==> inputs of build 71 <==
==> flow/design.v <==
module mapper #(
    parameter DIM4_WIDTH = 8,  
    parameter DIM3_WIDTH = 8, 
    parameter DIM2_WIDTH = 8,  
    parameter DIM1_WIDTH = 8,
    parameter IDX4_WIDTH = 8,  
    parameter IDX3_WIDTH = 8, 
    parameter IDX2_WIDTH = 8,  
    parameter IDX1_WIDTH = 8,
    parameter ROW_MAJOR = 1,   
    parameter ADDR_WIDTH = 32 
)( 
    input  logic                        clk,            
    input  logic                        rst,            
    input  logic [DIM4_WIDTH - 1:0]     dim4, 
    input  logic [DIM3_WIDTH - 1:0]     dim3, 
    input  logic [DIM2_WIDTH - 1:0]     dim2,
    input  logic [DIM1_WIDTH - 1:0]     dim1,
    input  logic [IDX4_WIDTH - 1:0]     idx4,
    input  logic [IDX3_WIDTH - 1:0]     idx3, 
    input  logic [IDX2_WIDTH - 1:0]     idx2,
    input  logic [IDX1_WIDTH - 1:0]     idx1,
    input  logic [ADDR_WIDTH - 1:0]     base_addr,
    output logic [ADDR_WIDTH - 1:0]     addr
);
    logic [ADDR_WIDTH - 1:0] mult1_result, mult2_result, mult3_result;
    logic [ADDR_WIDTH - 1:0] dim3_dim2_dim1, dim2_dim1;
    logic [ADDR_WIDTH - 1:0] addr_temp;
    generate
        if (ROW_MAJOR) begin : row_major_block
            always_ff @(posedge clk or posedge rst) begin
                if (rst) begin
                    dim2_dim1 <= '0;
                    dim3_dim2_dim1 <= '0;
                end else begin
                    dim2_dim1 <= dim2 * dim1;
                    dim3_dim2_dim1 <= dim3 * dim2 * dim1;
                end
            end
            always_ff @(posedge clk or posedge rst) begin
                if (rst) begin
                    mult1_result <= '0;
                    mult2_result <= '0;
                    mult3_result <= '0;
                end else begin
                    mult1_result <= idx4 * dim3_dim2_dim1;
                    mult2_result <= idx3 * dim2_dim1;
                    mult3_result <= idx2 * dim1;
                end
            end
            always_ff @(posedge clk or posedge rst) begin
                if (rst) begin
                    addr_temp <= '0;
                end else begin
                    addr_temp <= base_addr + mult1_result + mult2_result + mult3_result + idx1;
                end
            end
        end else begin : column_major_block
            always_ff @(posedge clk or posedge rst) begin
                if (rst) begin
                    dim2_dim1 <= '0;
                    dim3_dim2_dim1 <= '0;
                end else begin
                    dim2_dim1 <= dim2 * dim1;
                    dim3_dim2_dim1 <= dim3 * dim2 * dim1;
                end
            end
            always_ff @(posedge clk or posedge rst) begin
                if (rst) begin
                    mult1_result <= '0;
                    mult2_result <= '0;
                    mult3_result <= '0;
                end else begin
                    mult1_result <= idx4 * dim3_dim2_dim1;
                    mult2_result <= idx3 * dim2_dim1;
                    mult3_result <= idx1 * dim2;
                end
            end
            always_ff @(posedge clk or posedge rst) begin
                if (rst) begin
                    addr_temp <= '0;
                end else begin
                    addr_temp <= base_addr + mult1_result + mult2_result + mult3_result + idx2;
                end
            end
        end
    endgenerate
    assign addr = addr_temp;
endmodule
==> flow/run.sh <==
#!/bin/bash
# the make line also repeats each setting of config.mk as NAME=value (left out here)
make -C /OpenROAD-flow-scripts/flow DESIGN_CONFIG=/design/flow/config.mk WORK_HOME=/design/flow/orfs CLKGATE_MAP_FILE= finish
==> flow/config.mk <==
export PLATFORM = sky130hd
export DESIGN_NAME = mapper
export DESIGN_NICKNAME = mapper
export VERILOG_FILES = /design/flow/design.v
export SDC_FILE = /design/flow/constraint.sdc
export NUM_CORES = 4
export LEC_CHECK = 0
export CAP_MARGIN = 5
export CORE_MARGIN = 2
export CORE_UTILIZATION = 72
export CTS_CLUSTER_SIZE = 41
export HOLD_SLACK_MARGIN = -0.08
export MAX_ROUTING_LAYER = met4
export SETUP_SLACK_MARGIN = 0.34
export SLEW_MARGIN = 20
==> flow/constraint.sdc <==
create_clock -name core_clock -period 6.22 [get_ports {clk}]
set_input_delay 1.2440 -clock core_clock [delete_from_list [all_inputs] [get_ports {clk}]]
set_output_delay 1.2440 -clock core_clock [all_outputs]
set_load 0.01 [all_outputs]
==> build 57: changes against build 71 <==
ABC_AREA = 1   (was default)
CAP_MARGIN = 20   (was 5)
CORE_ASPECT_RATIO = 0.91   (was default)
CTS_CLUSTER_DIAMETER = 400   (was default)
CTS_CLUSTER_SIZE = 10   (was 41)
HOLD_SLACK_MARGIN = 0.3   (was -0.08)
MAX_ROUTING_LAYER = default   (was met4)
PLACE_DENSITY = 0.37   (was default)
SETUP_SLACK_MARGIN = 0.83   (was 0.34)
TNS_END_PERCENT = 40   (was default)
==> build 23: changes against build 71 <==
CAP_MARGIN = 20   (was 5)
CORE_UTILIZATION = 65   (was 72)
CTS_CLUSTER_SIZE = default   (was 41)
HOLD_SLACK_MARGIN = default   (was -0.08)
SETUP_SLACK_MARGIN = -0.59   (was 0.34)
==> flow/constraint.sdc (replaced) <==
create_clock -name core_clock -period 7.96 [get_ports {clk}]
set_input_delay 1.5920 -clock core_clock [delete_from_list [all_inputs] [get_ports {clk}]]
set_output_delay 1.5920 -clock core_clock [all_outputs]
set_load 0.01 [all_outputs]
==> comparison table <==
quantity	build 23	build 71	build 57
Synthesis area per yosys	26400 um^2	26400 um^2	28900 um^2
Number of stages on the worst setup path	31	35	30
Timing startpoint of the critical path	dim2[2]	dim2[2]	dim2[4]
Buffer and inverter count on the worst path	5	11	7
Detailed-routing wirelength on met1	25.1 mm	25.7 mm	30.0 mm
Routed wire length	59.7 mm	70.2 mm	81.6 mm
Routed length on met2	29.8 mm	36.1 mm	39.4 mm
Result of the run	finished with violations	finished with violations	finished with violations
Layout check failures	setup timing	setup timing	setup timing
Final worst-path setup slack	-497 ps	-2200 ps	-1520 ps
Post-synthesis compound-gate area fraction	7.82%	7.82%	3.44%
Average detailed-routed wire length per instance	17.0 um	19.9 um	17.7 um
Post-detailed-route via-to-cell ratio	5.56	5.99	5.61
Buffers, non-clock	255	338	282
Standard-cell rows	73	70	70
Number of multi-input combinational cells	2097	2097	2611
Worst reg2reg setup slack	2800 ps	1120 ps	1850 ps
Die Wd	205 um	195 um	214 um
Floorplan core area	39900 um^2	36300 um^2	39900 um^2
Final number of setup-violating endpoints	11	18	18
Met3 usage in global routing	4.99%	5.66%	5.48%

==> branch tundra <==
// mapper: RTL as listed in full above, without the edits since
Settings: LEC_CHECK=0, CAP_MARGIN=20, CORE_ASPECT_RATIO=0.5, CORE_MARGIN=2, CORE_UTILIZATION=56, CTS_CLUSTER_DIAMETER=182, CTS_CLUSTER_SIZE=98, PLACE_DENSITY=0.41, SLEW_MARGIN=20, TNS_END_PERCENT=5; clock period 12.0 ns.
run.sh (not shown) runs the stock make flow with config.mk's settings and CLKGATE_MAP_FILE=.
==> branch raven (differences from branch tundra) <==
- CAP_MARGIN: 20 -> 25
- CORE_ASPECT_RATIO: 0.5 -> 1.42
- CORE_MARGIN: 2 -> 7
- CORE_UTILIZATION: 56 -> 49
- HOLD_SLACK_MARGIN: not set -> 0.29
- SETUP_SLACK_MARGIN: not set -> -1.19
- SLEW_MARGIN: 20 -> 15
==> branch nickel (differences from branch tundra) <==
- CORE_ASPECT_RATIO: 0.5 -> not set
- CORE_UTILIZATION: 56 -> 58
- CTS_CLUSTER_DIAMETER: 182 -> not set
- CTS_CLUSTER_SIZE: 98 -> not set
- PLACE_DENSITY: 0.41 -> not set
- TNS_END_PERCENT: 5 -> not set
==> flow/constraint.sdc (replaced) <==
create_clock -name core_clock -period 6.22 [get_ports {clk}]
set_input_delay 1.2440 -clock core_clock [delete_from_list [all_inputs] [get_ports {clk}]]
set_output_delay 1.2440 -clock core_clock [all_outputs]
set_load 0.01 [all_outputs]
==> qor summary <==
                                                      branch nickel    branch raven   branch tundra
Result of the run                          finished with violations  finished clean  finished clean
Layout check failures                                  setup timing               -               -
Buffers excl. clock                                             352             142             142
Post-route setup slack                                     -1.96 ns         1.18 ns         1.24 ns
Starting density of the core                                  0.584           0.495           0.565
P&R area growth vs syn                                        19.3%           9.80%           9.32%
Met1 usage                                                    0.366           0.257           0.385
Buffer share of cell area                                     0.103          0.0472          0.0475
CLK BUF                                                          18              17              23
Worst path bufs/invs                                              8               6               7
Wire length on met2                                       30,700 um       33,700 um       27,100 um
Non-filler cells, final                                       3,678           3,589           3,507
Antenna violations before repair                                  1               0               2
Placed standard-cell area                                0.0300 mm2      0.0284 mm2      0.0283 mm2
Overall routing resource usage                                0.278           0.214           0.263
Final period utilization                                       1.31           0.901           0.896

==> branch zinc <==
Starts from the design.v that is shown in full above.
export LEC_CHECK = 0
export ABC_AREA = 0
export CAP_MARGIN = 20
export CORE_MARGIN = 2
export CORE_UTILIZATION = 59
export CTS_CLUSTER_DIAMETER = 361
export CTS_CLUSTER_SIZE = 99
export MAX_ROUTING_LAYER = met4
export PLACE_DENSITY = 0.83
export SLEW_MARGIN = 20
create_clock -name core_clock -period 12.0 [get_ports {clk}]
==> branch fjord (differences from branch zinc) <==
ABC_AREA = default   (was 0)
CAP_MARGIN = 25   (was 20)
CELL_PAD_IN_SITES_GLOBAL_PLACEMENT = 2   (was default)
CORE_ASPECT_RATIO = 1.75   (was default)
CORE_UTILIZATION = 40   (was 59)
CTS_CLUSTER_DIAMETER = default   (was 361)
CTS_CLUSTER_SIZE = default   (was 99)
GPL_ROUTABILITY_DRIVEN = 0   (was default)
GPL_TIMING_DRIVEN = 0   (was default)
PLACE_DENSITY = default   (was 0.83)
PLACE_DENSITY_LB_ADDON = 0.23   (was default)
SLEW_MARGIN = 30   (was 20)
TNS_END_PERCENT = 50   (was default)
==> summary of the runs <==
- Branch zinc completed without violations. Branch fjord went through all stages and came out clean.
- In synthesized cell count, branch zinc and branch fjord do not differ.
- Of branch zinc and branch fjord, branch fjord has the higher non-clock buffer count (gap 68).
- Against branch fjord, the sequential share of layout area of branch zinc is higher by 0.25 points.
- Between branch fjord and branch zinc, the lower global-route usage is in branch fjord (gap 4.0 points).
- Between branch zinc and branch fjord, the lower worst hold slack is in branch zinc (gap 0.0073 ns).
==> figures <==
Non-Filler Instances: branch zinc 3453; branch fjord 3811
Via count of the first global-routing pass: branch zinc 21022; branch fjord 21490
Area of the die: branch zinc 46430 sq um; branch fjord 68120 sq um
Wire length on met3: branch zinc 3088 microns; branch fjord 2265 microns
GR met2 Demand/Resource: branch zinc 46.88%; branch fjord 45.02%
Count of cell instances traversed by the critical path: branch zinc 31; branch fjord 33
Nets@finish: branch zinc 3724; branch fjord 3792
Worst clock skew on the final layout: branch zinc 0.01446 ns; branch fjord 0.01811 ns
Outcome: branch zinc no timing/DRC/antenna violations; branch fjord no timing/DRC/antenna violations

==> run X <==
RTL: the design.v shown in full above, as it stands there.
Settings: LEC_CHECK=0, CAP_MARGIN=25, CELL_PAD_IN_SITES_GLOBAL_PLACEMENT=2, CORE_ASPECT_RATIO=1.75, CORE_MARGIN=2, CORE_UTILIZATION=40, CTS_CLUSTER_SIZE=49, GPL_ROUTABILITY_DRIVEN=0, GPL_TIMING_DRIVEN=0, MAX_ROUTING_LAYER=met5, PLACE_DENSITY_LB_ADDON=0.23, SLEW_MARGIN=30, TNS_END_PERCENT=15; clock period 12.0 ns.
==> run R (differences from run X) <==
CAP_MARGIN = 20   (was 25)
CELL_PAD_IN_SITES_GLOBAL_PLACEMENT = default   (was 2)
CORE_ASPECT_RATIO = 1.42   (was 1.75)
CORE_MARGIN = 7   (was 2)
CORE_UTILIZATION = 56   (was 40)
CTS_CLUSTER_DIAMETER = 182   (was default)
CTS_CLUSTER_SIZE = 97   (was 49)
GPL_ROUTABILITY_DRIVEN = default   (was 0)
GPL_TIMING_DRIVEN = default   (was 0)
MAX_ROUTING_LAYER = default   (was met5)
PLACE_DENSITY = 0.41   (was default)
PLACE_DENSITY_LB_ADDON = default   (was 0.23)
SETUP_SLACK_MARGIN = -1.19   (was default)
SLEW_MARGIN = 20   (was 30)
TNS_END_PERCENT = 5   (was 15)
==> run G (differences from run X) <==
CAP_MARGIN = 20   (was 25)
CELL_PAD_IN_SITES_GLOBAL_PLACEMENT = default   (was 2)
CORE_ASPECT_RATIO = default   (was 1.75)
CORE_UTILIZATION = 71   (was 40)
CTS_CLUSTER_SIZE = 39   (was 49)
GPL_ROUTABILITY_DRIVEN = default   (was 0)
GPL_TIMING_DRIVEN = default   (was 0)
MAX_ROUTING_LAYER = default   (was met5)
PLACE_DENSITY_LB_ADDON = default   (was 0.23)
SLEW_MARGIN = 20   (was 30)
TNS_END_PERCENT = default   (was 15)
==> flow/constraint.sdc (replaced) <==
create_clock -name core_clock -period 8.09 [get_ports {clk}]
set_input_delay 1.6180 -clock core_clock [delete_from_list [all_inputs] [get_ports {clk}]]
set_output_delay 1.6180 -clock core_clock [all_outputs]
set_load 0.01 [all_outputs]
==> run E (differences from run X) <==
CAP_MARGIN = 20   (was 25)
CELL_PAD_IN_SITES_GLOBAL_PLACEMENT = default   (was 2)
CORE_ASPECT_RATIO = default   (was 1.75)
CORE_UTILIZATION = 58   (was 40)
CTS_CLUSTER_SIZE = default   (was 49)
GPL_ROUTABILITY_DRIVEN = default   (was 0)
GPL_TIMING_DRIVEN = default   (was 0)
MAX_ROUTING_LAYER = default   (was met5)
PLACE_DENSITY_LB_ADDON = default   (was 0.23)
SETUP_SLACK_MARGIN = -0.6   (was default)
SLEW_MARGIN = 20   (was 30)
TNS_END_PERCENT = default   (was 15)
==> flow/constraint.sdc (replaced) <==
create_clock -name core_clock -period 6.09 [get_ports {clk}]
set_input_delay 1.2180 -clock core_clock [delete_from_list [all_inputs] [get_ports {clk}]]
set_output_delay 1.2180 -clock core_clock [all_outputs]
set_load 0.01 [all_outputs]
==> results <==
Outcome: run E failed layout checks; run R no timing/DRC/antenna violations; run G failed layout checks; run X no timing/DRC/antenna violations
Violated checks: run E negative setup slack; run R -; run G negative setup slack; run X -
Vias per cell: run E 5.40; run R 5.43; run G 5.76; run X 5.06
Core outline area: run E 45200 µm²; run R 46500 µm²; run G 36600 µm²; run X 65300 µm²
Headroom to the max-slew limit: run E 60.0%; run R 30.4%; run G 23.8%; run X 39.8%
Wire length on met1: run E 27.1 mm; run R 25.4 mm; run G 24.0 mm; run X 27.3 mm
Setup slack of the worst register-to-register path: run E 0.82 ns; run R 6.76 ns; run G 2.92 ns; run X 6.82 ns
Final non-clock buffer share: run E 10.8%; run R 4.57%; run G 7.83%; run X 5.22%
Routed wire per std cell: run E 16.9 µm; run R 17.3 µm; run G 17.8 µm; run X 19.6 µm
Fraction of standard cell area in multi-input logic: run E 68.0%; run R 72.1%; run G 70.7%; run X 70.9%
# port buffers: run E 121; run R 121; run G 121; run X 120
Initial Utilization: run E 58.4%; run R 56.8%; run G 72.1%; run X 40.4%
Pin count of the biggest net entering global routing: run E 58; run R 79; run G 75; run X 80
Fraction of area in registers: run E 11.4%; run R 12.5%; run G 11.9%; run X 12.3%
Die ar.: run E 47200 µm²; run R 53500 µm²; run G 38700 µm²; run X 68100 µm²
Nets@finish: run E 3971; run R 3726; run G 3858; run X 3792
Std cell rows: run E 78; run R 94; run G 70; run X 124
Sum of routed wire length over all layers: run E 62.5 mm; run R 60.4 mm; run G 61.4 mm; run X 74.5 mm
Clock latency on the worst-skew pair: run E 0.46 ns; run R 0.45 ns; run G 0.44 ns; run X 0.46 ns
CTS resizes: run E 155; run R 0; run G 85; run X 0
Core Util, Final: run E 69.8%; run R 62.0%; run G 82.9%; run X 44.8%
Required time of the worst setup path: run E 6.48 ns; run R 12.33 ns; run G 8.45 ns; run X 12.36 ns
Detailed-routing iteration count for the pre-antenna-repair pass: run E 6; run R 5; run G 7; run X 4
Final Skew: run E 0.0142 ns; run R 0.0154 ns; run G 0.00972 ns; run X 0.0191 ns
